**design/flow/config.mk**
```make
export PLATFORM = sky130hd
export DESIGN_NAME = LSTM
export DESIGN_NICKNAME = LSTM
export VERILOG_FILES = /design/flow/design.v
export SDC_FILE = /design/flow/constraint.sdc
export NUM_CORES = 4
export LEC_CHECK = 0
export ABC_AREA = 1
export CAP_MARGIN = 0
export CORE_ASPECT_RATIO = 0.7
export CORE_MARGIN = 2
export CORE_UTILIZATION = 72
export CTS_CLUSTER_DIAMETER = 93
export CTS_CLUSTER_SIZE = 10
export PLACE_DENSITY = 0.42
export SETUP_SLACK_MARGIN = 3.25
export SLEW_MARGIN = 20
```
**design/flow/constraint.sdc**
```tcl
create_clock -name core_clock -period 16.7 [get_ports {clk}]
set_input_delay 3.3400 -clock core_clock [delete_from_list [all_inputs] [get_ports {clk}]]
set_output_delay 3.3400 -clock core_clock [all_outputs]
set_load 0.01 [all_outputs]
```
**design/flow/design.v**
```verilog
module FA(inputA, inputB, outputY, Cin, Cout);
 input inputA;
 input inputB;
 input Cin;
 output Cout;
 output outputY;
 wire c1, c2, c3, a1;
 xor g1(a1, inputA, inputB);
 xor g2(outputY, Cin, a1);
 and g3(c1, inputA,inputB);
 and g4(c2, inputA, Cin);
 and g5(c3, inputB, Cin);
 or  g6(Cout, c1, c2, c3);
endmodule  
module FA8(inputA,inputB,outputY,Cin,Co);
 input [7:0]inputA;
 input [7:0]inputB;
 input Cin;
 output Co;
 output [7:0]outputY;
 wire [6:0]Cout;
FA i1(inputA[0], inputB[0], outputY[0], Cin, Cout[0]);
FA i2(inputA[1], inputB[1], outputY[1], Cout[0], Cout[1]);
FA i3(inputA[2], inputB[2], outputY[2], Cout[1], Cout[2]);
FA i4(inputA[3], inputB[3], outputY[3], Cout[2], Cout[3]);
FA i5(inputA[4], inputB[4], outputY[4], Cout[3], Cout[4]);
FA i6(inputA[5], inputB[5], outputY[5], Cout[4], Cout[5]);
FA i7(inputA[6], inputB[6], outputY[6], Cout[5], Cout[6]);
FA i8(inputA[7], inputB[7], outputY[7], Cout[6], Co);
endmodule
module mult8 (out, a, b);
	output [7:0] out;
	input  [7:0] a;
	input  [7:0] b;
        wire  [15:0] out1;
	assign out1 = a * b;
        assign out=out1[11:4];
endmodule
module SigmoidROM(out, add, CS, read);
output[7:0] out;
input[7:0] add;
input CS,read;
reg [7:0] out;
reg [7:0] rom;
always @(*)
begin
case(add)
8'd0: rom = 8'd255;
8'd1: rom = 8'd254;
8'd2: rom = 8'd253;
8'd3: rom = 8'd252;
8'd4: rom = 8'd251;
8'd5: rom = 8'd250;
8'd6: rom = 8'd249;
8'd7: rom = 8'd248;
8'd8: rom = 8'd247;
8'd9: rom = 8'd246;
8'd10: rom = 8'd245;
8'd11: rom = 8'd244;
8'd12: rom = 8'd243;
8'd13: rom = 8'd242;
8'd14: rom = 8'd241;
8'd15: rom = 8'd240;
8'd16: rom = 8'd239;
8'd17: rom = 8'd238;
8'd18: rom = 8'd237;
8'd19: rom = 8'd236;
8'd20: rom = 8'd235;
8'd21: rom = 8'd234;
8'd22: rom = 8'd233;
8'd23: rom = 8'd232;
8'd24: rom = 8'd231;
8'd25: rom = 8'd230;
8'd26: rom = 8'd229;
8'd27: rom = 8'd228;
8'd28: rom = 8'd227;
8'd29: rom = 8'd226;
8'd30: rom = 8'd225;
8'd31: rom = 8'd224;
8'd32: rom = 8'd223;
8'd33: rom = 8'd222;
8'd34: rom = 8'd221;
8'd35: rom = 8'd220;
8'd36: rom = 8'd219;
8'd37: rom = 8'd218;
8'd38: rom = 8'd217;
8'd39: rom = 8'd216;
8'd40: rom = 8'd215;
8'd41: rom = 8'd214;
8'd42: rom = 8'd213;
8'd43: rom = 8'd212;
8'd44: rom = 8'd211;
8'd45: rom = 8'd210;
8'd46: rom = 8'd209;
8'd47: rom = 8'd208;
8'd48: rom = 8'd207;
8'd49: rom = 8'd206;
8'd50: rom = 8'd205;
8'd51: rom = 8'd204;
8'd52: rom = 8'd203;
8'd53: rom = 8'd202;
8'd54: rom = 8'd201;
8'd55: rom = 8'd200;
8'd56: rom = 8'd199;
8'd57: rom = 8'd198;
8'd58: rom = 8'd197;
8'd59: rom = 8'd196;
8'd60: rom = 8'd195;
8'd61: rom = 8'd194;
8'd62: rom = 8'd193;
8'd63: rom = 8'd192;
8'd64: rom = 8'd191;
8'd65: rom = 8'd190;
8'd66: rom = 8'd189;
8'd67: rom = 8'd188;
8'd68: rom = 8'd187;
8'd69: rom = 8'd186;
8'd70: rom = 8'd185;
8'd71: rom = 8'd184;
8'd72: rom = 8'd183;
8'd73: rom = 8'd182;
8'd74: rom = 8'd181;
8'd75: rom = 8'd180;
8'd76: rom = 8'd179;
8'd77: rom = 8'd178;
8'd78: rom = 8'd177;
8'd79: rom = 8'd176;
8'd80: rom = 8'd175;
8'd81: rom = 8'd174;
8'd82: rom = 8'd173;
8'd83: rom = 8'd172;
8'd84: rom = 8'd171;
8'd85: rom = 8'd170;
8'd86: rom = 8'd169;
8'd87: rom = 8'd168;
8'd88: rom = 8'd167;
8'd89: rom = 8'd166;
8'd90: rom = 8'd165;
8'd91: rom = 8'd164;
8'd92: rom = 8'd163;
8'd93: rom = 8'd162;
8'd94: rom = 8'd161;
8'd95: rom = 8'd160;
8'd96: rom = 8'd159;
8'd97: rom = 8'd158;
8'd98: rom = 8'd157;
8'd99: rom = 8'd156;
8'd100: rom = 8'd155;
8'd101: rom = 8'd154;
8'd102: rom = 8'd153;
8'd103: rom = 8'd152;
8'd104: rom = 8'd151;
8'd105: rom = 8'd150;
8'd106: rom = 8'd149;
8'd107: rom = 8'd148;
8'd108: rom = 8'd147;
8'd109: rom = 8'd146;
8'd110: rom = 8'd145;
8'd111: rom = 8'd144;
8'd112: rom = 8'd143;
8'd113: rom = 8'd142;
8'd114: rom = 8'd141;
8'd115: rom = 8'd140;
8'd116: rom = 8'd139;
8'd117: rom = 8'd138;
8'd118: rom = 8'd137;
8'd119: rom = 8'd136;
8'd120: rom = 8'd135;
8'd121: rom = 8'd134;
8'd122: rom = 8'd133;
8'd123: rom = 8'd132;
8'd124: rom = 8'd131;
8'd125: rom = 8'd130;
8'd126: rom = 8'd129;
8'd127: rom = 8'd128;
8'd128: rom = 8'd127;
8'd129: rom = 8'd126;
8'd130: rom = 8'd125;
8'd131: rom = 8'd124;
8'd132: rom = 8'd123;
8'd133: rom = 8'd122;
8'd134: rom = 8'd121;
8'd135: rom = 8'd120;
8'd136: rom = 8'd119;
8'd137: rom = 8'd118;
8'd138: rom = 8'd117;
8'd139: rom = 8'd116;
8'd140: rom = 8'd115;
8'd141: rom = 8'd114;
8'd142: rom = 8'd113;
8'd143: rom = 8'd112;
8'd144: rom = 8'd111;
8'd145: rom = 8'd110;
8'd146: rom = 8'd109;
8'd147: rom = 8'd108;
8'd148: rom = 8'd107;
8'd149: rom = 8'd106;
8'd150: rom = 8'd105;
8'd151: rom = 8'd104;
8'd152: rom = 8'd103;
8'd153: rom = 8'd102;
8'd154: rom = 8'd101;
8'd155: rom = 8'd100;
8'd156: rom = 8'd99;
8'd157: rom = 8'd98;
8'd158: rom = 8'd97;
8'd159: rom = 8'd96;
8'd160: rom = 8'd95;
8'd161: rom = 8'd94;
8'd162: rom = 8'd93;
8'd163: rom = 8'd92;
8'd164: rom = 8'd91;
8'd165: rom = 8'd90;
8'd166: rom = 8'd89;
8'd167: rom = 8'd88;
8'd168: rom = 8'd87;
8'd169: rom = 8'd86;
8'd170: rom = 8'd85;
8'd171: rom = 8'd84;
8'd172: rom = 8'd83;
8'd173: rom = 8'd82;
8'd174: rom = 8'd81;
8'd175: rom = 8'd80;
8'd176: rom = 8'd79;
8'd177: rom = 8'd78;
8'd178: rom = 8'd77;
8'd179: rom = 8'd76;
8'd180: rom = 8'd75;
8'd181: rom = 8'd74;
8'd182: rom = 8'd73;
8'd183: rom = 8'd72;
8'd184: rom = 8'd71;
8'd185: rom = 8'd70;
8'd186: rom = 8'd69;
8'd187: rom = 8'd68;
8'd188: rom = 8'd67;
8'd189: rom = 8'd66;
8'd190: rom = 8'd65;
8'd191: rom = 8'd64;
8'd192: rom = 8'd63;
8'd193: rom = 8'd62;
8'd194: rom = 8'd61;
8'd195: rom = 8'd60;
8'd196: rom = 8'd59;
8'd197: rom = 8'd58;
8'd198: rom = 8'd57;
8'd199: rom = 8'd56;
8'd200: rom = 8'd55;
8'd201: rom = 8'd54;
8'd202: rom = 8'd53;
8'd203: rom = 8'd52;
8'd204: rom = 8'd51;
8'd205: rom = 8'd50;
8'd206: rom = 8'd49;
8'd207: rom = 8'd48;
8'd208: rom = 8'd47;
8'd209: rom = 8'd46;
8'd210: rom = 8'd45;
8'd211: rom = 8'd44;
8'd212: rom = 8'd43;
8'd213: rom = 8'd42;
8'd214: rom = 8'd41;
8'd215: rom = 8'd40;
8'd216: rom = 8'd39;
8'd217: rom = 8'd38;
8'd218: rom = 8'd37;
8'd219: rom = 8'd36;
8'd220: rom = 8'd35;
8'd221: rom = 8'd34;
8'd222: rom = 8'd33;
8'd223: rom = 8'd32;
8'd224: rom = 8'd31;
8'd225: rom = 8'd30;
8'd226: rom = 8'd29;
8'd227: rom = 8'd28;
8'd228: rom = 8'd27;
8'd229: rom = 8'd26;
8'd230: rom = 8'd25;
8'd231: rom = 8'd24;
8'd232: rom = 8'd23;
8'd233: rom = 8'd22;
8'd234: rom = 8'd21;
8'd235: rom = 8'd20;
8'd236: rom = 8'd19;
8'd237: rom = 8'd18;
8'd238: rom = 8'd17;
8'd239: rom = 8'd16;
8'd240: rom = 8'd15;
8'd241: rom = 8'd14;
8'd242: rom = 8'd13;
8'd243: rom = 8'd12;
8'd244: rom = 8'd11;
8'd245: rom = 8'd10;
8'd246: rom = 8'd9;
8'd247: rom = 8'd8;
8'd248: rom = 8'd7;
8'd249: rom = 8'd6;
8'd250: rom = 8'd5;
8'd251: rom = 8'd4;
8'd252: rom = 8'd3;
8'd253: rom = 8'd2;
8'd254: rom = 8'd1;
8'd255: rom = 8'd0;
default: rom = 8'd0;
endcase
end
always @(posedge CS)
begin
if(read==1)
out<=rom;
else
out<=0;
end
endmodule
module LSTM(clk, Of, En, Ci, Cip, In, Ui, Uf, Uk, Uo, Wi, Wk, Wf, Wo, Vo, Bi, Bo, Bf, Bk, PrevH, Cout, Hout);
 input clk, En, Cip; 
 input [7:0] In, Ci, Ui, Uf, Uk;
 input [7:0] Uo, Wi, Wk, Wf, Wo;
 input [7:0] Vo, Bi, Bo, Bf, Bk;
 input [7:0]           PrevH;
 output [7:0] Cout, Hout;
 output Of;
 wire [7:0] m1, m2, m3, m4;
 wire [7:0] m5, m7, m8;
 wire [7:0] m9, m10, m11, m12;
 wire [7:0] m13, m14, m15, m16;
 wire [7:0] i1, f1, k1, o1;
 wire [7:0] It, Ft, Kt, t1;
 wire [10:0] Cin;
 mult8 ins1(m1, In, Wi); 
 mult8 ins2(m2, PrevH, Ui);
 FA8   ins3(m1, m2, m3, Cip, Cin[0]);
 FA8   ins4(m3, Bi, i1,Cin[0], Cin[1]);
 SigmoidROM sg1(It, i1, clk, En);
 mult8 ins5(m4, In, Wf); 
 mult8 ins6(t1, In, Wf);
 FA8   ins7(t1, m4, m5, Cin[1], Cin[2]);
 FA8   ins8(t1, Bi, f1, Cin[2], Cin[3]);
 SigmoidROM sg2(Ft, f1, clk, En);
 mult8 ins9(m7, In, Wk); 
 mult8 ins10(m8, PrevH, Uk);
 FA8   ins11(m7, m8, m9, Cin[3], Cin[4]);
 FA8   ins12(m9, Bk, k1, Cin[4], Cin[5]);
 SigmoidROM sg3(Kt, k1, clk, En);
 FA8   ins13(It, Kt, m10,Cin[5], Cin[6]);
 FA8   ins14(Ft, Ci, m11, Cin[6], Cin[7]);
 FA8   ins15(m10, m11, Cout, Cin[7], Cin[8]);
 mult8 ins16(m12, In, Wo); 
 mult8 ins17(m13, PrevH, Uo);
 mult8 ins18(m14, Ci, Vo);
 FA8   ins19(m12, m13, m15, Cin[8], Cin[9]);
 FA8   ins21(m14, Bo, m16, Cin[9], Cin[10]);
 FA8   ins22(m16, m15, o1, Cin[10], Of);
 SigmoidROM sg4(Hout, o1, clk, En);
 endmodule
```
**design/flow/run.sh**
```bash
#!/bin/bash
# the make line also repeats each setting of config.mk as NAME=value (left out here)
make -C /OpenROAD-flow-scripts/flow DESIGN_CONFIG=/design/flow/config.mk WORK_HOME=/design/flow/orfs CLKGATE_MAP_FILE= finish
```
==> run summary, run 1 <==
Critical R2R Capture -> sg4.out[7]$_SDFF_PN0_
DP Area -> 20090 um2
Vias -> 15530
top cell type by instance count after synthesis -> inv_1
xor/xnor share -> 0.02360
Combinational Area -> 13500 um2
first-pass GRT wire length -> 74830 um
SO Viols -> setup timing
Highest Clock Rate -> 0.03155 GHz
Distinct lib cells used -> 34
most frequent CP cell -> fa_2
hold slack -> 1.540 ns
Cell Area, Synth -> 17070 um2
# IOs -> 148
dominant synthesized flop cell -> dfxtp_1
Layout Cell Area excl Fill -> 20420 um2
initial DRC count -> 1116
Final #Nets -> 3255
Crit path max-delay family -> adder cells
final setup fails -> 17
ys cells -> 2377
Remaining DRCs -> 0
yosys aoi share -> 0.02191
Die Span Y -> 132.8 um
buffer depth of the longest clock path -> 2
OpenROAD warnings -> 47
final hold viol count -> 0
largest net degree at the start of global routing -> 27
Synth Register Bits -> 32
register area -> 640.6 um2
post-route ant nets -> 0
number of nets at floorplan -> 3003
simple share -> 0.2157
R2R Setup Slk -> 0.73 ns
Worst setup endpoint -> Of
area grow syn2layout -> 19.60%
Synth area leader -> fa_1
MUX area fraction -> 0
Ys Warns -> 1
Crit. End Element -> primary output
Setup WS pre-CTS -> -15.99 ns
worst path required time -> 13.36 ns
cts hold-fix bufs -> 0
H-Tree Depth -> 2
Rows -> 47
Hold Path Origin -> sg2.out[7]$_SDFF_PN0_
FF-to-FF Start -> sg1.out[0]$_SDFF_PN0_
CTS root buffer -> clkbuf_16
Vias/cell -> 5.269
FILL cells -> 1306
initial antenna violation count -> 1
Detailed Route WL -> 44900 um
Clock Skew -> 0.007482 ns
CP arrival -> 28.35 ns
Clock transition at path regs -> 0.05 ns
DP HPWL -> 37830 um
DR pass1 iterations -> 9
Worst setup SP type -> input pin
Reg2Reg Depth -> 57
type of the worst setup path -> input pin to primary output
vias in the first global route -> 16470
FA/HA/MAJ Cells, Area Fraction -> 0.5101
Avg WL per Cell -> 15.23 um
Total GRT Usage -> 0.3716
Synth Instances -> 2377
Hold Crit Class -> flop to flop
outcome -> complete, but fails checks
Main logic family -> adder cells
Min-Delay Path Depth -> 8
fin crit period -> 31.69 ns
critical path depth -> 99
Final Max Tran Viols -> 0
sequential cell area fraction in the yosys report -> 0.03752
Max-slew headroom -> 0.6906
slowest CP cell -> fa_1
largest fanout on the critical path -> 4
Final Core Density -> 0.8703
gr ovfl total -> 0
number of diodes -> 0
max_cap viols -> 0
routability cong. -> 0.9338
full die area -> 24980 um2
Worst Slack Setup Final -> -14.99 ns
Worst-Skew Late Latency -> 0.28 ns
Slew @ Worst Pin -> 0.4634 ns
core footprint -> 23460 um2
CTS Buf Count -> 5
CTS tree -> yes
RSZ-0062 raised after global routing -> true
clock sink count -> 32
period utilization -> 1.898
Post-synth area hogs -> fa_1 39%, inv_1 17%, nand2_1 15%
Async SR Flop Fraction -> 0
Avg Cell Area, Syn -> 7.182 um2
Hold Path Sink -> sg4.out[1]$_SDFF_PN0_
Die X -> 188.1 um
Floorplan Utilization -> 0.7276
Port Buffer Count -> 131
Crit path largest cell delay -> 0.57 ns
CP Buf/Inv Count -> 16
flip-flops with a built-in enable -> 0
Area leader share -> 0.3928
crit path launch -> Wf[2]
top cells by count -> 754 x inv_1, 696 x nand2_1, 335 x fa_1
Yosys chip area -> 17070 um2
-- layer usage --
metal  GRT usage  vias up  wire length [um]  part of all wire
met5           0        -                 0                 0
met4      0.1107        0              1378             0.031
met3     0.07241      132              4176             0.093
met2      0.6382      758             21580              0.48
met1      0.4814     7436             17770              0.40
li1            -     7206                 -                 -
-- layout make-up --
class,count,area share
multi-input combinational,1500,0.6611
timing repair buffer,332,0.1404
inverter,758,0.1393
sequential,32,0.03137
tap,318,0.01949
clock buffer,5,0.006127
clock inverter,3,0.002083
-- what timing repair did --
| item | CTS | global route |
|---|---|---|
| setup buffers | 3 | 2 |
| pin swaps | 46 | 44 |
| setup endpoints to repair | 23 | 21 |
| gates resized | 145 | 36 |
-- metrics by stage --
step / TNS (ns) / cells
global placement: -165.18 / 2935
global route: -160.57 / 2948
floorplan: -145.62 / 2377
finish: -152.47 / 2948
detailed placement: -173.07 / 2935
CTS: -151.56 / 2946
==> run 2, diff against run 1 <==
ABC_AREA = default   (was 1)
CAP_MARGIN = 20   (was 0)
CORE_ASPECT_RATIO = default   (was 0.7)
CORE_UTILIZATION = 58   (was 72)
CTS_CLUSTER_DIAMETER = default   (was 93)
CTS_CLUSTER_SIZE = default   (was 10)
PLACE_DENSITY = default   (was 0.42)
SETUP_SLACK_MARGIN = default   (was 3.25)
TNS_END_PERCENT = 5   (was default)
clock period = 36.8 ns   (was 16.7 ns; I/O delays follow)
==> run 2 against run 1 <==
Effect of this change:
- setup slack gained 12 ns
- synthesized cell count shrank 26%
- critical endpoint unchanged
- wire length shrank 22%
- design area shrank 9.9%
- register-to-register slack gained 20 ns
- first-iteration DRC count shrank 55%
- non-clock buffer count shrank 99
- synthesized area shrank 8.1%
- the layout still fails its checks (setup timing)
- clock skew shrank 0.0044 ns
==> run summary, run 2 <==
outcome -> complete, but fails checks
SO Viols -> setup timing
routability cong. -> 0.8615 (-7.7%)
top cell type by instance count after synthesis -> inv_1
top cells by count -> 397 x inv_1, 335 x fa_1, 252 x and2_1
Die Span Y -> 168.5 um (+27%)
final setup fails -> 1 (-16)
FA/HA/MAJ Cells, Area Fraction -> 0.5549 (+0.04481)
uppermost layer routed -> met4
Floorplan Utilization -> 0.5872 (-0.1404)
Clock Skew -> 0.003115 ns (-0.004366 ns)
simple share -> 0.1838 (-0.03184)
filler-free cell count of the finished design -> 2288 (-22%)
setup_tns -> -3.308 ns (+149.16 ns)
Highest Clock Rate -> 0.02493 GHz
FF-to-FF Start -> sg1.out[0]$_SDFF_PN0_
flip-flops with a built-in enable -> 0 (unchanged)
hold slack -> 1.539 ns (-0.001080 ns)
largest fanout on the critical path -> 5 (+1)
most frequent CP cell -> fa_2
max_cap viols -> 0 (unchanged)
Rows -> 60 (+28%)
Worst setup endpoint -> Of
Async SR Flop Fraction -> 0 (unchanged)
slowest CP cell -> fa_1
Critical R2R Capture -> sg4.out[7]$_SDFF_PN0_
crit path launch -> Wf[5]
Worst Slack Setup Final -> -3.308 ns (+11.69 ns)
Crit path max-delay family -> adder cells
core footprint -> 26730 um2 (+14%)
Avg Cell Area, Syn -> 8.942 um2 (+25%)
# IOs -> 148 (unchanged)
Reg2Reg Depth -> 56 (-1.8%)
sequential cell area fraction in the yosys report -> 0.04082 (+0.003297)
Synth Instances -> 1755 (-26%)
area grow syn2layout -> 17.29%
vias in the first global route -> 12960 (-21%)
met2 WL -> 17690 um (-18%)
initial DRC count -> 504 (-55%)
buffer depth of the longest clock path -> 2 (unchanged)
yosys aoi share -> 0.04871 (+0.02680)
CTS Buf Count -> 5 (unchanged)
post-route ant nets -> 0 (unchanged)
largest net degree at the start of global routing -> 33 (+22%)
Worst-Skew Late Latency -> 0.28 ns (about the same)
Area leader share -> 0.4273 (+0.03451)
Hold Path Origin -> sg2.out[7]$_SDFF_PN0_
H-Tree Depth -> 2 (unchanged)
dominant synthesized flop cell -> dfxtp_1
Remaining DRCs -> 0 (unchanged)
FILL cells -> 2242 (+72%)
Post-synth area hogs -> fa_1 43%, ha_1 13%, and2_1 10%
CTS root buffer -> clkbuf_16
Setup WS pre-CTS -> -4.226 ns (+11.77 ns)
Vias -> 11810 (-24%)
xor/xnor share -> 0.06306 (+0.03946)
Worst setup SP type -> input pin
Port Buffer Count -> 131 (unchanged)
met3 wire length -> 1097 um (-74%)
WL met1 -> 15480 um (-13%)
full die area -> 28390 um2 (+14%)
MUX area fraction -> 0 (unchanged)
Ys Warns -> 1 (unchanged)
number of diodes -> 0 (unchanged)
RSZ-0062 raised after global routing -> true
Final Max Tran Viols -> 0 (unchanged)
Crit path largest cell delay -> 0.56 ns (about the same)
placed insts -> 2279 (-22%)
type of the worst setup path -> input pin to primary output
period utilization -> 1.090 (-0.8079)
Hold Crit Class -> flop to flop
DR pass1 iterations -> 5 (-4)
Max-slew headroom -> 0.4514 (-0.2392)
Crit. End Element -> primary output
CP Buf/Inv Count -> 14 (-2)
initial antenna violation count -> 0 (-1)
OpenROAD warnings -> 47 (unchanged)
fin crit period -> 40.11 ns
Final #Nets -> 2572 (-21%)
Synth Register Bits -> 32 (unchanged)
Hold Path Sink -> sg4.out[1]$_SDFF_PN0_
worst path required time -> 29.44 ns (+16.08 ns)
R2R Setup Slk -> 20.89 ns (+20.16 ns)
final hold viol count -> 0 (unchanged)
DP HPWL -> 29850 um (-21%)
clock sink count -> 32 (unchanged)
cts hold-fix bufs -> 0 (unchanged)
CP arrival -> 32.75 ns (+4.40 ns)
Vias/cell -> 5.160 (-2.1%)
Die X -> 168.5 um (-10%)
Distinct lib cells used -> 40 (+18%)
critical path depth -> 96 (-3.0%)
number of nets at floorplan -> 2381 (-21%)
ys cells -> 1755 (-26%)
CTS tree -> yes
Clock transition at path regs -> 0.05 ns (about the same)
first-pass GRT wire length -> 61070 um (-18%)
Avg WL per Cell -> 15.23 um (about the same)
Total GRT Usage -> 0.2657 (-0.1059)
Min-Delay Path Depth -> 7 (-1)
Slew @ Worst Pin -> 0.8203 ns (+0.3569 ns)
Detailed Route WL -> 34850 um (-22%)
Yosys chip area -> 15690 um2 (-8.1%)
Main logic family -> adder cells
Cell Area, Synth -> 15690 um2 (-8.1%)
Synth area leader -> fa_1
gr ovfl total -> 0 (unchanged)
[run 2: final cells by class]
type                    instances  area [um2]  share of cell area
multi-input cells            1277       13610              0.7395
repair buffers                233        2071              0.1125
inverters                     397        1490             0.08095
flip-flops and latches         32       640.6             0.03480
well taps                     341       426.7             0.02318
clock buffers                   5       125.1            0.006797
clock inverters                 3       42.54            0.002311
[run 2: what timing repair did]
action	CTS	global route
resized	23	1
endpoints found under the setup margin	1	1
buffers inserted	1	0
pin swaps	24	1
gates cloned	0	0
[run 2: per-stage QoR]
step | util | instance area [um2]
2_1_floorplan | - | 15980
3_3_place_gp | 0.6809 | 18200
3_5_place_dp | 0.6809 | 18200
4_1_cts | 0.6883 | 18400
5_1_grt | 0.6888 | 18410
6_report | 0.6888 | 18410
[run 2: per-layer routing]
| metal | up-vias | global-route usage |
|---|---|---|
| li1 | 5599 | - |
| met5 | - | 0 |
| met2 | 205 | 0.4890 |
| met1 | 5966 | 0.3517 |
| met3 | 37 | 0.01941 |
| met4 | 0 | 0.04273 |
==> run 3, diff against run 2 <==
ABC_AREA = 1   (was default)
CAP_MARGIN = 5   (was 20)
CORE_UTILIZATION = 71   (was 58)
CTS_CLUSTER_DIAMETER = 236   (was default)
CTS_CLUSTER_SIZE = 33   (was default)
HOLD_SLACK_MARGIN = -0.09   (was default)
MAX_ROUTING_LAYER = met4   (was default)
PLACE_DENSITY = 0.42   (was default)
SETUP_SLACK_MARGIN = 4.89   (was default)
TNS_END_PERCENT = 40   (was 5)
clock period = 25.4 ns   (was 36.8 ns; I/O delays follow)
==> run 3 against run 2 <==
Effect of this change:
- still fails the layout checks on setup timing
- final cell count rose by 27%
- first-iteration DRC count rose by 97%
- design area rose by 8.4%
- critical endpoint unchanged
- register-to-register slack got worse by 11 ns
- wire length rose by 20%
- non-clock buffer count rose by 47
- die size fell by 11%
- synthesized area rose by 8.8%
- critical path type unchanged
- synthesized cell count rose by 35%
- via count rose by 27%
==> run summary, run 3 <==
first-pass GRT wire length -> 73520 um (+20%)
full die area -> 25300 um2 (-11%)
Vias/cell -> 5.189 (+0.55%)
Synth area leader -> fa_1
clock sink count -> 32 (unchanged)
Final Max Tran Viols -> 0 (unchanged)
filler-free cell count of the finished design -> 2897 (+27%)
Reg2Reg Depth -> 57 (+1.8%)
dominant synthesized flop cell -> dfxtp_1
top cell type by instance count after synthesis -> inv_1
top cells by count -> 754 x inv_1, 696 x nand2_1, 335 x fa_1
OpenROAD warnings -> 47 (unchanged)
CTS tree -> yes
largest fanout on the critical path -> 5 (unchanged)
yosys aoi share -> 0.02191 (-0.02680)
Setup WS pre-CTS -> -10.68 ns (-6.451 ns)
sequential cell area fraction in the yosys report -> 0.03752 (-0.003297)
CTS root buffer -> clkbuf_16
core footprint -> 23540 um2 (-12%)
CP Buf/Inv Count -> 16 (+2)
FF-to-FF Start -> sg1.out[0]$_SDFF_PN0_
H-Tree Depth -> 2 (unchanged)
DP HPWL -> 34850 um (+17%)
Yosys chip area -> 17070 um2 (+8.8%)
Crit. End Element -> primary output
Die X -> 159.1 um (-5.6%)
worst path required time -> 20.32 ns (-9.12 ns)
simple share -> 0.2157 (+0.03184)
Detailed Route WL -> 41970 um (+20%)
area grow syn2layout -> 16.85%
Worst setup endpoint -> Of
Final #Nets -> 3203 (+25%)
routability cong. -> 0.8844 (+2.7%)
Worst setup SP type -> input pin
Worst Slack Setup Final -> -9.523 ns (-6.215 ns)
gr ovfl total -> 0 (unchanged)
critical path depth -> 99 (+3.1%)
flip-flops with a built-in enable -> 0 (unchanged)
Async SR Flop Fraction -> 0 (unchanged)
Slew @ Worst Pin -> 0.4816 ns (-0.3387 ns)
CP arrival -> 29.84 ns (-2.91 ns)
DR pass1 iterations -> 6 (+1)
R2R Setup Slk -> 9.54 ns (-11.35 ns)
placed insts -> 2873 (+26%)
FA/HA/MAJ Cells, Area Fraction -> 0.5101 (-0.04481)
type of the worst setup path -> input pin to primary output
final hold viol count -> 0 (unchanged)
Main logic family -> adder cells
Ys Warns -> 1 (unchanged)
RSZ-0062 raised after global routing -> true
Hold Path Sink -> sg4.out[1]$_SDFF_PN0_
period utilization -> 1.375 (+0.2850)
vias in the first global route -> 16490 (+27%)
Total GRT Usage -> 0.3632 (+0.09749)
Vias -> 15030 (+27%)
# IOs -> 148 (unchanged)
Hold Path Origin -> sg2.out[7]$_SDFF_PN0_
Clock transition at path regs -> 0.05 ns (about the same)
max_cap viols -> 0 (unchanged)
Critical R2R Capture -> sg4.out[7]$_SDFF_PN0_
fin crit period -> 34.92 ns
Die Span Y -> 159.1 um (-5.6%)
Min-Delay Path Depth -> 8 (+1)
Floorplan Utilization -> 0.7252 (+0.1380)
Crit path largest cell delay -> 0.53 ns (-0.03 ns)
Max-slew headroom -> 0.6785 (+0.2271)
final setup fails -> 17 (+16)
Layout Cell Area excl Fill -> 19950 um2 (+8.4%)
Avg Cell Area, Syn -> 7.182 um2 (-20%)
DP Area -> 19580 um2 (+7.6%)
Avg WL per Cell -> 14.49 um (-4.9%)
Rows -> 56 (-6.7%)
Crit path max-delay family -> adder cells
MUX area fraction -> 0 (unchanged)
crit path launch -> In[5]
outcome -> complete, but fails checks
ys cells -> 2377 (+35%)
initial DRC count -> 992 (+97%)
Area leader share -> 0.3928 (-0.03451)
buffer depth of the longest clock path -> 2 (unchanged)
SO Viols -> setup timing
xor/xnor share -> 0.02360 (-0.03946)
number of nets at floorplan -> 3003 (+26%)
initial antenna violation count -> 0 (unchanged)
Clock Skew -> 0.005852 ns (+0.002737 ns)
largest net degree at the start of global routing -> 27 (-18%)
Cell Area, Synth -> 17070 um2 (+8.8%)
Port Buffer Count -> 131 (unchanged)
Hold Crit Class -> flop to flop
CTS Buf Count -> 5 (unchanged)
Post-synth area hogs -> fa_1 39%, inv_1 17%, nand2_1 15%
Highest Clock Rate -> 0.02863 GHz
Synth Instances -> 2377 (+35%)
post-route ant nets -> 0 (unchanged)
number of diodes -> 0 (unchanged)
Distinct lib cells used -> 34 (-15%)
Synth Register Bits -> 32 (unchanged)
FILL cells -> 1516 (-32%)
slowest CP cell -> fa_1
Remaining DRCs -> 0 (unchanged)
Worst-Skew Late Latency -> 0.28 ns (about the same)
most frequent CP cell -> fa_2
run 3: cell type report:
cell class	count	area, um2	area share
well taps	319	399.1	0.02001
inverters	758	2845	0.1426
multi-input cells	1500	13470	0.6750
clock buffers	6	128.9	0.006460
clock inverters	2	35.03	0.001756
repair buffers	280	2435	0.1221
flip-flops and latches	32	640.6	0.03211
run 3: repair_timing:
| item | in CTS | in global routing |
|---|---|---|
| endpoints found under the setup margin | 17 | 17 |
| buffers inserted | 15 | 1 |
| resized | 143 | 26 |
| hold buffers | 0 | 0 |
| pin swaps | 49 | 18 |
run 3: through the flow:
step,setup TNS (ns),hold WS [ns],util
floorplan,-46.24,1.437,-
global placement,-65.16,1.517,0.8316
detailed placement,-71.72,1.552,0.8316
CTS,-42.91,1.551,0.8447
global route,-54.16,1.615,0.8474
finish,-45.34,1.550,0.8474
run 3: layer usage:
layer	global-route usage	vias to the layer above	share of wire
li1	-	7098	-
met1	0.4270	7204	0.39
met2	0.6374	575	0.51
met3	0.04402	155	0.062
met4	0.1455	0	0.040
met5	-	-	0
==> run 4, diff against run 3 <==
CELL_PAD_IN_SITES_DETAIL_PLACEMENT = 0   (was default)
CELL_PAD_IN_SITES_GLOBAL_PLACEMENT = 0   (was default)
CORE_UTILIZATION = 72   (was 71)
CTS_CLUSTER_DIAMETER = 231   (was 236)
CTS_CLUSTER_SIZE = 44   (was 33)
GPL_ROUTABILITY_DRIVEN = 1   (was default)
HOLD_SLACK_MARGIN = -0.07   (was -0.09)
MAX_ROUTING_LAYER = default   (was met4)
MIN_ROUTING_LAYER = met1   (was default)
PLACE_DENSITY = default   (was 0.42)
SETUP_SLACK_MARGIN = 4.7   (was 4.89)
TNS_END_PERCENT = 35   (was 40)
clock period = 26.5 ns   (was 25.4 ns; I/O delays follow)
==> run 4 against run 3 <==
Effect of this change:
- still fails the layout checks on setup timing
- synthesized cell count did not move
- die size fell by 1.4%
- critical path depth rose by 2
- setup slack improved by 0.58 ns
- critical path type unchanged
==> run summary, run 4 <==
outcome -> complete, but fails checks
SO Viols -> setup timing
Worst setup SP type -> input pin
Port Buffer Count -> 131 (unchanged)
Final #Nets -> 3197 (-0.19%)
CP Buf/Inv Count -> 17 (+1)
vias in the first global route -> 16130 (-2.1%)
number of diodes -> 0 (unchanged)
Final Core Density -> 0.8512 (+0.003791)
Die X -> 158.0 um (-0.68%)
Synth area leader -> fa_1
core footprint -> 23400 um2 (-0.60%)
Hold Crit Class -> flop to flop
FA/HA/MAJ Cells, Area Fraction -> 0.5101 (unchanged)
Slew @ Worst Pin -> 0.4826 ns (+0.0009941 ns)
Synth Register Bits -> 32 (unchanged)
largest net degree at the start of global routing -> 27 (unchanged)
Area leader share -> 0.3928 (unchanged)
Avg Cell Area, Syn -> 7.182 um2 (unchanged)
Rows -> 56 (unchanged)
Crit. End Element -> primary output
buffer depth of the longest clock path -> 2 (unchanged)
gr ovfl total -> 0 (unchanged)
Ys Warns -> 1 (unchanged)
Min-Delay Path Depth -> 8 (unchanged)
xor/xnor share -> 0.02360 (unchanged)
ys cells -> 2377 (unchanged)
Hold Path Sink -> sg4.out[1]$_SDFF_PN0_
Hold Path Origin -> sg2.out[7]$_SDFF_PN0_
Final Max Tran Viols -> 0 (unchanged)
Yosys chip area -> 17070 um2 (unchanged)
post-route ant nets -> 0 (unchanged)
crit path launch -> In[6]
Vias/cell -> 5.168 (-0.39%)
clock sink count -> 32 (unchanged)
max_cap viols -> 0 (unchanged)
Die Span Y -> 158.0 um (-0.68%)
hold slack -> 1.523 ns (-0.02711 ns)
final setup fails -> 16 (-1)
Avg WL per Cell -> 14.36 um (-0.85%)
Worst-Skew Late Latency -> 0.28 ns (about the same)
DR pass1 iterations -> 5 (-1)
Remaining DRCs -> 0 (unchanged)
Clock Skew -> 0.006536 ns (+0.0006835 ns)
full die area -> 24960 um2 (-1.4%)
R2R Setup Slk -> 10.53 ns (+0.99 ns)
sequential cell area fraction in the yosys report -> 0.03752 (unchanged)
top cells by count -> 754 x inv_1, 696 x nand2_1, 335 x fa_1
slowest CP cell -> fa_1
initial DRC count -> 834 (-16%)
MUX area fraction -> 0 (unchanged)
Synth Instances -> 2377 (unchanged)
CP arrival -> 30.14 ns (+0.30 ns)
met2 WL -> 21330 um (+0.11%)
Worst setup endpoint -> Of
setup_tns -> -35.07 ns (+10.28 ns)
Vias -> 14940 (-0.60%)
largest fanout on the critical path -> 4 (-1)
area grow syn2layout -> 16.67%
Crit path max-delay family -> adder cells
cts hold-fix bufs -> 0 (unchanged)
final hold viol count -> 0 (unchanged)
Total GRT Usage -> 0.3561 (-0.007114)
Distinct lib cells used -> 34 (unchanged)
uppermost layer routed -> met4
DP HPWL -> 35030 um (+0.52%)
first-pass GRT wire length -> 71380 um (-2.9%)
Post-synth area hogs -> fa_1 39%, inv_1 17%, nand2_1 15%
top cell type by instance count after synthesis -> inv_1
fin crit period -> 35.44 ns
Setup WS pre-CTS -> -10.17 ns (+0.5120 ns)
Cell Area, Synth -> 17070 um2 (unchanged)
Clock transition at path regs -> 0.05 ns (about the same)
type of the worst setup path -> input pin to primary output
simple share -> 0.2157 (unchanged)
most frequent CP cell -> fa_2
Floorplan Utilization -> 0.7295 (+0.004342)
dominant synthesized flop cell -> dfxtp_1
Critical R2R Capture -> sg4.out[7]$_SDFF_PN0_
flip-flops with a built-in enable -> 0 (unchanged)
met3 wire length -> 2494 um (-3.7%)
initial antenna violation count -> 0 (unchanged)
FF-to-FF Start -> sg1.out[0]$_SDFF_PN0_
Max-slew headroom -> 0.6773 (-0.001203)
H-Tree Depth -> 2 (unchanged)
# IOs -> 148 (unchanged)
number of nets at floorplan -> 3003 (unchanged)
Async SR Flop Fraction -> 0 (unchanged)
Crit path largest cell delay -> 0.53 ns (about the same)
Detailed Route WL -> 41530 um (-1.1%)
Main logic family -> adder cells
FILL cells -> 1453 (-4.2%)
critical path depth -> 101 (+2.0%)
Highest Clock Rate -> 0.02822 GHz
yosys aoi share -> 0.02191 (unchanged)
CTS Buf Count -> 5 (unchanged)
RSZ-0062 raised after global routing -> true
period utilization -> 1.337 (-0.03754)
CTS root buffer -> clkbuf_16
CTS tree -> yes
routability cong. -> 0.8955 (+1.3%)
Worst Slack Setup Final -> -8.941 ns (+0.5823 ns)
WL met1 -> 16530 um (+0.77%)
Reg2Reg Depth -> 57 (unchanged)
worst path required time -> 21.20 ns (+0.88 ns)
OpenROAD warnings -> 47 (unchanged)
run 4: per-stage QoR:
stage / instances / cell area, um2
finish: 2891 / 19920
global route: 2891 / 19920
CTS: 2889 / 19860
detailed placement: 2879 / 19620
global placement: 2879 / 19620
floorplan: 2377 / 17330
run 4: metal layers:
metal | track usage | vias to the layer above
met5 | 0 | -
met4 | 0.1261 | 0
met3 | 0.04188 | 124
met2 | 0.6505 | 516
met1 | 0.4352 | 7209
li1 | - | 7093
run 4: timing repair:
action                                 in CTS  in global routing
setup buffers                               2                  2
setup endpoints to repair                  17                 17
gates resized                             145                 20
pin swaps                                  46                  5
endpoints found under the hold margin       0                  0
run 4: cell type report:
| cell class | count | area (um2) | area share |
|---|---|---|---|
| Clock inverter | 2 | 35.03 | 0.001759 |
| Clock buffer | 6 | 128.9 | 0.006470 |
| Multi-Input combinational cell | 1500 | 13470 | 0.6760 |
| Inverter | 758 | 2845 | 0.1428 |
| Sequential cell | 32 | 640.6 | 0.03216 |
| Timing Repair Buffer | 274 | 2405 | 0.1207 |
| Tap cell | 319 | 399.1 | 0.02004 |
==> run 5, diff against run 4 <==
CAP_MARGIN = 20   (was 5)
CELL_PAD_IN_SITES_DETAIL_PLACEMENT = default   (was 0)
CELL_PAD_IN_SITES_GLOBAL_PLACEMENT = default   (was 0)
CTS_CLUSTER_DIAMETER = 232   (was 231)
CTS_CLUSTER_SIZE = 33   (was 44)
GPL_ROUTABILITY_DRIVEN = default   (was 1)
HOLD_SLACK_MARGIN = default   (was -0.07)
MIN_ROUTING_LAYER = default   (was met1)
PLACE_DENSITY = 0.81   (was default)
SETUP_SLACK_MARGIN = default   (was 4.7)
TNS_END_PERCENT = default   (was 35)
clock period = 40.6 ns   (was 26.5 ns; I/O delays follow)
==> run 5 against run 4 <==
Effect of this change:
- the layout still fails its checks (setup timing)
- utilization decreased by 2.9 points
- final cell count decreased by 2.6%
- sequential cell count unchanged
- non-clock buffer count decreased by 76
- via count decreased by 3.0%
- critical path type unchanged
- critical endpoint unchanged
==> run summary, run 5 <==
outcome -> complete, but fails checks
dominant synthesized flop cell -> dfxtp_1
Async SR Flop Fraction -> 0 (unchanged)
Remaining DRCs -> 0 (unchanged)
R2R Setup Slk -> 24.61 ns (+14.08 ns)
top cell type by instance count after synthesis -> inv_1
Yosys chip area -> 17070 um2 (unchanged)
critical path depth -> 100 (-0.99%)
Vias -> 14490 (-3.0%)
gr ovfl total -> 0 (unchanged)
CP Buf/Inv Count -> 17 (unchanged)
Synth Register Bits -> 32 (unchanged)
CTS root buffer -> clkbuf_16
post-route ant nets -> 0 (unchanged)
Crit path largest cell delay -> 0.50 ns (-0.03 ns)
Min-Delay Path Depth -> 8 (unchanged)
Slew @ Worst Pin -> 0.6969 ns (+0.2143 ns)
buffer depth of the longest clock path -> 2 (unchanged)
OpenROAD warnings -> 45 (-4.3%)
cts hold-fix bufs -> 0 (unchanged)
Rows -> 56 (unchanged)
DR pass1 iterations -> 6 (+1)
core footprint -> 23400 um2 (unchanged)
Synth area leader -> fa_1
initial DRC count -> 920 (+10%)
Ys Warns -> 1 (unchanged)
xor/xnor share -> 0.02360 (unchanged)
number of diodes -> 0 (unchanged)
Total GRT Usage -> 0.3423 (-0.01377)
vias in the first global route -> 15560 (-3.6%)
largest fanout on the critical path -> 5 (+1)
clock sink count -> 32 (unchanged)
fin crit period -> 41.77 ns
DP HPWL -> 33750 um (-3.6%)
Clock transition at path regs -> 0.05 ns (about the same)
MUX area fraction -> 0 (unchanged)
Final #Nets -> 3121 (-2.4%)
Hold Path Origin -> sg2.out[7]$_SDFF_PN0_
Worst setup SP type -> input pin
routability cong. -> 0.9224 (+3.0%)
ys cells -> 2377 (unchanged)
period utilization -> 1.029 (-0.3085)
Vias/cell -> 5.148 (-0.40%)
# IOs -> 148 (unchanged)
CTS tree -> yes
Detailed Route WL -> 39790 um (-4.2%)
SO Viols -> setup timing
initial antenna violation count -> 1 (+1)
Critical R2R Capture -> sg4.out[7]$_SDFF_PN0_
top cells by count -> 754 x inv_1, 696 x nand2_1, 335 x fa_1
worst path required time -> 32.48 ns (+11.28 ns)
full die area -> 24960 um2 (unchanged)
FA/HA/MAJ Cells, Area Fraction -> 0.5101 (unchanged)
Distinct lib cells used -> 34 (unchanged)
Worst-Skew Late Latency -> 0.28 ns (about the same)
Final Core Density -> 0.8226 (-0.02855)
Cell Area, Synth -> 17070 um2 (unchanged)
area grow syn2layout -> 12.76%
Avg Cell Area, Syn -> 7.182 um2 (unchanged)
Clock Skew -> 0.005114 ns (-0.001422 ns)
final setup fails -> 1 (-15)
slowest CP cell -> fa_1
H-Tree Depth -> 2 (unchanged)
Port Buffer Count -> 131 (unchanged)
FF-to-FF Start -> sg1.out[0]$_SDFF_PN0_
largest net degree at the start of global routing -> 27 (unchanged)
simple share -> 0.2157 (unchanged)
Hold Path Sink -> sg4.out[1]$_SDFF_PN0_
most frequent CP cell -> fa_2
Die X -> 158.0 um (unchanged)
Synth Instances -> 2377 (unchanged)
Reg2Reg Depth -> 57 (unchanged)
final hold viol count -> 0 (unchanged)
Avg WL per Cell -> 14.13 um (-1.6%)
Worst Slack Setup Final -> -1.174 ns (+7.766 ns)
Area leader share -> 0.3928 (unchanged)
Floorplan Utilization -> 0.7295 (unchanged)
CP arrival -> 33.65 ns (+3.51 ns)
crit path launch -> In[1]
Max-slew headroom -> 0.5339 (-0.1433)
first-pass GRT wire length -> 68250 um (-4.4%)
Worst setup endpoint -> Of
Post-synth area hogs -> fa_1 39%, inv_1 17%, nand2_1 15%
flip-flops with a built-in enable -> 0 (unchanged)
Main logic family -> adder cells
yosys aoi share -> 0.02191 (unchanged)
Hold Crit Class -> flop to flop
CTS Buf Count -> 5 (unchanged)
sequential cell area fraction in the yosys report -> 0.03752 (unchanged)
Crit. End Element -> primary output
number of nets at floorplan -> 3003 (unchanged)
type of the worst setup path -> input pin to primary output
Die Span Y -> 158.0 um (unchanged)
Highest Clock Rate -> 0.02394 GHz
Final Max Tran Viols -> 0 (unchanged)
Crit path max-delay family -> adder cells
max_cap viols -> 0 (unchanged)
RSZ-0062 raised after global routing -> true
## run 5: what timing repair did
action	in CTS	in global routing
pin swaps	31	18
hold endpoints to repair	0	0
setup endpoints to repair	1	1
setup buffers	1	1
resized	24	5
## run 5: stage by stage
step	setup WS (ns)	instances	setup TNS [ns]	hold slack, ns	cell area, um2
2_1_floorplan	0.03734	2377	0	1.464	17320
3_3_place_gp	-1.707	2805	-1.707	1.504	19060
3_5_place_dp	-2.107	2805	-2.107	1.517	19060
4_1_cts	-1.358	2814	-1.358	1.584	19220
5_1_grt	-1.967	2815	-1.967	1.663	19250
6_report	-1.174	2815	-1.174	1.571	19250
## run 5: area by class of cell
class	instances	area, um2
multi-input cells	1500	13410
fillers	1656	4151
inverters	758	2845
repair buffers	198	1804
flip-flops and latches	32	640.6
well taps	319	399.1
clock buffers	7	142.6
clock inverters	1	7.507
## run 5: per-layer routing
metal | track usage | vias up | part of all wire
met5 | 0 | - | 0.00033
met4 | 0.09309 | 2 | 0.023
met3 | 0.03750 | 75 | 0.068
met2 | 0.6313 | 455 | 0.51
met1 | 0.4274 | 7019 | 0.40
li1 | - | 6940 | -
==> run 6, diff against run 5 <==
ABC_AREA = default   (was 1)
CELL_PAD_IN_SITES_GLOBAL_PLACEMENT = 2   (was default)
CORE_ASPECT_RATIO = 0.62   (was default)
CORE_UTILIZATION = 68   (was 72)
CTS_CLUSTER_DIAMETER = 397   (was 232)
CTS_CLUSTER_SIZE = 31   (was 33)
GPL_ROUTABILITY_DRIVEN = 0   (was default)
GPL_TIMING_DRIVEN = 0   (was default)
HOLD_SLACK_MARGIN = 0.21   (was default)
MAX_ROUTING_LAYER = met4   (was default)
PLACE_DENSITY = default   (was 0.81)
SLEW_MARGIN = 30   (was 20)
TNS_END_PERCENT = 20   (was default)
clock period = 32.5 ns   (was 40.6 ns; I/O delays follow)
==> run 6 against run 5 <==
Effect of this change:
- the run now fails in 3_1_place_gp_skip_io
- synthesized area fell by 8.1%
- die size down 2.5%
- synthesized cell count fell by 26%
==> run summary, run 6 <==
yosys aoi share -> 0.04871 (+0.02680)
ys cells -> 1755 (-26%)
outcome -> aborted with a tool error
Ys Warns -> 1 (unchanged)
Main logic family -> adder cells
top cells by count -> 397 x inv_1, 335 x fa_1, 252 x and2_1
Synth area leader -> fa_1
Area leader share -> 0.4273 (+0.03451)
Distinct lib cells used -> 40 (+18%)
Die X -> 196.9 um (+25%)
error msg -> [ERROR GPL-0301] Utilization 115.824 % exceeds 100%.
top cell type by instance count after synthesis -> inv_1
Synth Instances -> 1755 (-26%)
sequential cell area fraction in the yosys report -> 0.04082 (+0.003297)
simple share -> 0.1838 (-0.03184)
Yosys chip area -> 15690 um2 (-8.1%)
Synth Register Bits -> 32 (unchanged)
MUX area fraction -> 0 (unchanged)
Rows -> 43 (-23%)
flip-flops with a built-in enable -> 0 (unchanged)
stopping stage -> 3_1_place_gp_skip_io
number of nets at floorplan -> 2381 (-21%)
FA/HA/MAJ Cells, Area Fraction -> 0.5549 (+0.04481)
dominant synthesized flop cell -> dfxtp_1
xor/xnor share -> 0.06306 (+0.03946)
core footprint -> 22490 um2 (-3.9%)
Post-synth area hogs -> fa_1 43%, ha_1 13%, and2_1 10%
Avg Cell Area, Syn -> 8.942 um2 (+25%)
full die area -> 24350 um2 (-2.5%)
Die Span Y -> 123.6 um (-22%)
Floorplan Utilization -> 0.6978 (-0.03168)
Cell Area, Synth -> 15690 um2 (-8.1%)
Async SR Flop Fraction -> 0 (unchanged)
==> run 7, diff against run 6 <==
ABC_AREA = 1   (was default)
CAP_MARGIN = 15   (was 20)
CELL_PAD_IN_SITES_GLOBAL_PLACEMENT = default   (was 2)
CORE_ASPECT_RATIO = default   (was 0.62)
CORE_UTILIZATION = 72   (was 68)
CTS_CLUSTER_DIAMETER = 28   (was 397)
CTS_CLUSTER_SIZE = 37   (was 31)
GPL_ROUTABILITY_DRIVEN = default   (was 0)
GPL_TIMING_DRIVEN = default   (was 0)
HOLD_SLACK_MARGIN = -0.05   (was 0.21)
MAX_ROUTING_LAYER = default   (was met4)
SETUP_SLACK_MARGIN = 4.53   (was default)
SLEW_MARGIN = 20   (was 30)
TNS_END_PERCENT = default   (was 20)
clock period = 33.5 ns   (was 32.5 ns; I/O delays follow)
==> run 7 against run 6 <==
Effect of this change:
- now fails the layout checks on setup timing
- die size is 2.5% higher
- synthesized area grew 8.8%
- synthesized cell count grew 35%
==> run summary, run 7 <==
number of diodes -> 0
CTS root buffer -> clkbuf_16
flip-flops with a built-in enable -> 0 (unchanged)
Clock Skew -> 0.006760 ns
Highest Clock Rate -> 0.02614 GHz
CP arrival -> 31.55 ns
Cell Area, Synth -> 17070 um2 (+8.8%)
post-route ant nets -> 0
final setup fails -> 1
Crit. End Element -> primary output
CTS Buf Count -> 5
Crit path largest cell delay -> 0.53 ns
Worst setup endpoint -> Of
Combinational Area -> 13480 um2
SO Viols -> setup timing
RSZ-0062 raised after global routing -> true
final hold viol count -> 0
initial antenna violation count -> 0
top cells by count -> 754 x inv_1, 696 x nand2_1, 335 x fa_1
crit path launch -> In[4]
largest fanout on the critical path -> 6
Distinct lib cells used -> 34 (-15%)
clock sink count -> 32
register area -> 640.6 um2
placed insts -> 2872
Hold Path Sink -> sg4.out[1]$_SDFF_PN0_
sequential cell area fraction in the yosys report -> 0.03752 (-0.003297)
first-pass GRT wire length -> 70410 um
most frequent CP cell -> fa_2
Die X -> 158.0 um (-20%)
Ys Warns -> 1 (unchanged)
Vias -> 15060
buffer depth of the longest clock path -> 2
CP Buf/Inv Count -> 17
Async SR Flop Fraction -> 0 (unchanged)
Setup WS pre-CTS -> -5.858 ns
Detailed Route WL -> 41400 um
gr ovfl total -> 0
core footprint -> 23400 um2 (+4.1%)
FA/HA/MAJ Cells, Area Fraction -> 0.5101 (-0.04481)
Critical R2R Capture -> sg4.out[7]$_SDFF_PN0_
OpenROAD warnings -> 47
critical path depth -> 100
simple share -> 0.2157 (+0.03184)
Clock transition at path regs -> 0.05 ns
Final #Nets -> 3195
FILL cells -> 1482
area grow syn2layout -> 16.56%
xor/xnor share -> 0.02360 (-0.03946)
fin crit period -> 38.25 ns
Main logic family -> adder cells
Synth area leader -> fa_1
vias in the first global route -> 16120
number of nets at floorplan -> 3003 (+26%)
Hold Crit Class -> flop to flop
Post-synth area hogs -> fa_1 39%, inv_1 17%, nand2_1 15%
Synth Instances -> 2377 (+35%)
ys cells -> 2377 (+35%)
Yosys chip area -> 17070 um2 (+8.8%)
Max-slew headroom -> 0.6976
routability cong. -> 0.9108
initial DRC count -> 893
setup_tns -> -4.755 ns
type of the worst setup path -> input pin to primary output
outcome -> complete, but fails checks
Synth Register Bits -> 32 (unchanged)
MUX area fraction -> 0 (unchanged)
Final Max Tran Viols -> 0
dominant synthesized flop cell -> dfxtp_1
Area leader share -> 0.3928 (-0.03451)
Die Span Y -> 158.0 um (+28%)
Worst-Skew Late Latency -> 0.28 ns
DP HPWL -> 34780 um
period utilization -> 1.142
Slew @ Worst Pin -> 0.4521 ns
full die area -> 24960 um2 (+2.5%)
Floorplan Utilization -> 0.7295 (+0.03168)
R2R Setup Slk -> 17.70 ns
Worst setup SP type -> input pin
FF-to-FF Start -> sg1.out[0]$_SDFF_PN0_
worst path required time -> 26.80 ns
largest net degree at the start of global routing -> 26
slowest CP cell -> fa_1
Port Buffer Count -> 131
Worst Slack Setup Final -> -4.755 ns
hold slack -> 1.540 ns
Min-Delay Path Depth -> 8
# IOs -> 148
top cell type by instance count after synthesis -> inv_1
DR pass1 iterations -> 7
Vias/cell -> 5.213
Crit path max-delay family -> adder cells
Avg WL per Cell -> 14.33 um
max_cap viols -> 0
Reg2Reg Depth -> 57
Hold Path Origin -> sg2.out[7]$_SDFF_PN0_
H-Tree Depth -> 2
Avg Cell Area, Syn -> 7.182 um2 (-20%)
Remaining DRCs -> 0
CTS tree -> yes
Rows -> 56 (+30%)
yosys aoi share -> 0.02191 (-0.02680)
filler-free cell count of the finished design -> 2889
Total GRT Usage -> 0.3521
==> run 7: timing repair <==
| item | 4_1_cts | 5_1_grt |
|---|---|---|
| resized | 129 | 20 |
| pin swaps | 46 | 6 |
| setup buffers | 8 | 1 |
| hold buffers | 0 | 0 |
| endpoints found under the setup margin | 17 | 17 |
==> run 7: cell type report <==
cell class / count / share of cell area
flip-flops and latches: 32 / 0.03219
inverters: 758 / 0.1430
multi-input cells: 1500 / 0.6774
clock inverters: 3 / 0.002138
repair buffers: 272 / 0.1189
clock buffers: 5 / 0.006288
well taps: 319 / 0.02006
==> run 7: stage by stage <==
step	cell area (um2)	utilization
floorplan	17420	-
global placement	19610	0.8379
detailed placement	19610	0.8379
CTS	19860	0.8484
global route	19900	0.8503
finish	19900	0.8503
==> run 7: per-layer routing <==
layer / vias up / part of all wire / wire, um / GRT usage
met5: - / 0 / 0 / 0
met4: 0 / 0.029 / 1188 / 0.1244
met3: 123 / 0.071 / 2954 / 0.05229
met2: 551 / 0.52 / 21370 / 0.6381
met1: 7294 / 0.38 / 15890 / 0.4277
li1: 7091 / - / - / -
==> run 8, diff against run 7 <==
ABC_AREA = default   (was 1)
CAP_MARGIN = 20   (was 15)
CORE_UTILIZATION = 57   (was 72)
CTS_CLUSTER_DIAMETER = 256   (was 28)
CTS_CLUSTER_SIZE = default   (was 37)
GPL_ROUTABILITY_DRIVEN = 0   (was default)
HOLD_SLACK_MARGIN = default   (was -0.05)
PLACE_DENSITY_LB_ADDON = 0.12   (was default)
SETUP_SLACK_MARGIN = 5.0   (was 4.53)
clock period = 26.9 ns   (was 33.5 ns; I/O delays follow)
==> run 8 against run 7 <==
Effect of this change:
- the layout still fails its checks (setup timing)
- hold slack improved by 0.047 ns
- first-iteration DRC count shrank 35%
- wire length fell by 13%
- utilization fell by 16 points
- critical path type unchanged
==> run summary, run 8 <==
DP Area -> 18300 um2 (-6.7%)
filler-free cell count of the finished design -> 2303 (-20%)
Worst Slack Setup Final -> -8.749 ns (-3.994 ns)
# IOs -> 148 (unchanged)
flip-flops with a built-in enable -> 0 (unchanged)
final hold viol count -> 0 (unchanged)
Crit. End Element -> primary output
Die X -> 169.9 um (+7.6%)
Floorplan Utilization -> 0.5807 (-0.1488)
Clock Skew -> 0.001940 ns (-0.004820 ns)
vias in the first global route -> 13320 (-17%)
Final Core Density -> 0.6878 (-0.1625)
sequential cell area fraction in the yosys report -> 0.04082 (+0.003297)
Async SR Flop Fraction -> 0 (unchanged)
initial DRC count -> 582 (-35%)
CP Buf/Inv Count -> 15 (-2)
gr ovfl total -> 0 (unchanged)
Hold Path Sink -> sg4.out[1]$_SDFF_PN0_
Area leader share -> 0.4273 (+0.03451)
Avg WL per Cell -> 15.67 um (+9.4%)
Slew @ Worst Pin -> 0.9256 ns (+0.4735 ns)
register area -> 640.6 um2 (unchanged)
Yosys chip area -> 15690 um2 (-8.1%)
CTS tree -> yes
Highest Clock Rate -> 0.02805 GHz
SO Viols -> setup timing
ys cells -> 1755 (-26%)
slowest CP cell -> fa_1
Crit path largest cell delay -> 0.50 ns (-0.03 ns)
FILL cells -> 2164 (+46%)
Hold Path Origin -> sg2.out[7]$_SDFF_PN0_
full die area -> 28880 um2 (+16%)
Setup WS pre-CTS -> -9.879 ns (-4.021 ns)
Synth Instances -> 1755 (-26%)
simple share -> 0.1838 (-0.03184)
outcome -> complete, but fails checks
FF-to-FF Start -> sg1.out[0]$_SDFF_PN0_
MUX area fraction -> 0 (unchanged)
largest fanout on the critical path -> 8 (+2)
Clock transition at path regs -> 0.05 ns (about the same)
Vias -> 12060 (-20%)
Min-Delay Path Depth -> 7 (-1)
placed insts -> 2291 (-20%)
yosys aoi share -> 0.04871 (+0.02680)
Cell Area, Synth -> 15690 um2 (-8.1%)
Worst setup SP type -> input pin
max_cap viols -> 0 (unchanged)
Layout Cell Area excl Fill -> 18590 um2 (-6.6%)
dominant synthesized flop cell -> dfxtp_1
RSZ-0062 raised after global routing -> true
Reg2Reg Depth -> 56 (-1.8%)
Avg Cell Area, Syn -> 8.942 um2 (+25%)
Detailed Route WL -> 36090 um (-13%)
Hold Crit Class -> flop to flop
clock sink count -> 32 (unchanged)
Worst setup endpoint -> Of
Die Span Y -> 169.9 um (+7.6%)
Remaining DRCs -> 0 (unchanged)
area grow syn2layout -> 18.45%
Final Max Tran Viols -> 0 (unchanged)
most frequent CP cell -> fa_2
Synth Register Bits -> 32 (unchanged)
xor/xnor share -> 0.06306 (+0.03946)
OpenROAD warnings -> 45 (-4.3%)
Vias/cell -> 5.236 (+0.45%)
Final #Nets -> 2587 (-19%)
post-route ant nets -> 0 (unchanged)
initial antenna violation count -> 0 (unchanged)
Post-synth area hogs -> fa_1 43%, ha_1 13%, and2_1 10%
Rows -> 60 (+7.1%)
type of the worst setup path -> input pin to primary output
Total GRT Usage -> 0.2693 (-0.08276)
top cells by count -> 397 x inv_1, 335 x fa_1, 252 x and2_1
Ys Warns -> 1 (unchanged)
number of diodes -> 0 (unchanged)
CTS root buffer -> clkbuf_16
DR pass1 iterations -> 5 (-2)
final setup fails -> 15 (+14)
Synth area leader -> fa_1
H-Tree Depth -> 2 (unchanged)
top cell type by instance count after synthesis -> inv_1
Max-slew headroom -> 0.3810 (-0.3166)
crit path launch -> In[2]
FA/HA/MAJ Cells, Area Fraction -> 0.5549 (+0.04481)
buffer depth of the longest clock path -> 2 (unchanged)
core footprint -> 27030 um2 (+15%)
first-pass GRT wire length -> 62460 um (-11%)
Combinational Area -> 13670 um2 (+1.4%)
Main logic family -> adder cells
number of nets at floorplan -> 2381 (-21%)
fin crit period -> 35.65 ns
R2R Setup Slk -> 10.94 ns (-6.76 ns)
Crit path max-delay family -> adder cells
largest net degree at the start of global routing -> 33 (+27%)
Port Buffer Count -> 131 (unchanged)
Worst-Skew Late Latency -> 0.28 ns (about the same)
period utilization -> 1.325 (+0.1833)
DP HPWL -> 30920 um (-11%)
critical path depth -> 97 (-3.0%)
Critical R2R Capture -> sg4.out[7]$_SDFF_PN0_
Distinct lib cells used -> 40 (+18%)
worst path required time -> 21.52 ns (-5.28 ns)
CP arrival -> 30.27 ns (-1.28 ns)
CTS Buf Count -> 5 (unchanged)
[run 8: layer usage]
metal	up-vias	part of all wire	GRT usage
li1	5634	-	-
met1	6152	0.44	0.3527
met2	237	0.52	0.5006
met3	36	0.032	0.01372
met4	0	0.013	0.04831
met5	-	0	0
[run 8: timing repair]
action,CTS,global route
gates resized,159,0
pin swaps,27,0
buffers inserted,3,1
setup endpoints to repair,17,17
hold buffers,0,0
[run 8: metrics by stage]
step,hold slack (ns),TNS (ns)
3_3_place_gp,1.579,-49.45
3_5_place_dp,1.578,-54.88
5_1_grt,1.645,-42.67
6_report,1.587,-31.10
2_1_floorplan,1.459,-29.29
4_1_cts,1.614,-31.37
[run 8: cell type report]
type | instances | share of cell area
multi-input combinational | 1277 | 0.7354
timing repair buffer | 248 | 0.1182
inverter | 397 | 0.08016
sequential | 32 | 0.03446
tap | 341 | 0.02295
clock buffer | 6 | 0.006933
clock inverter | 2 | 0.001885
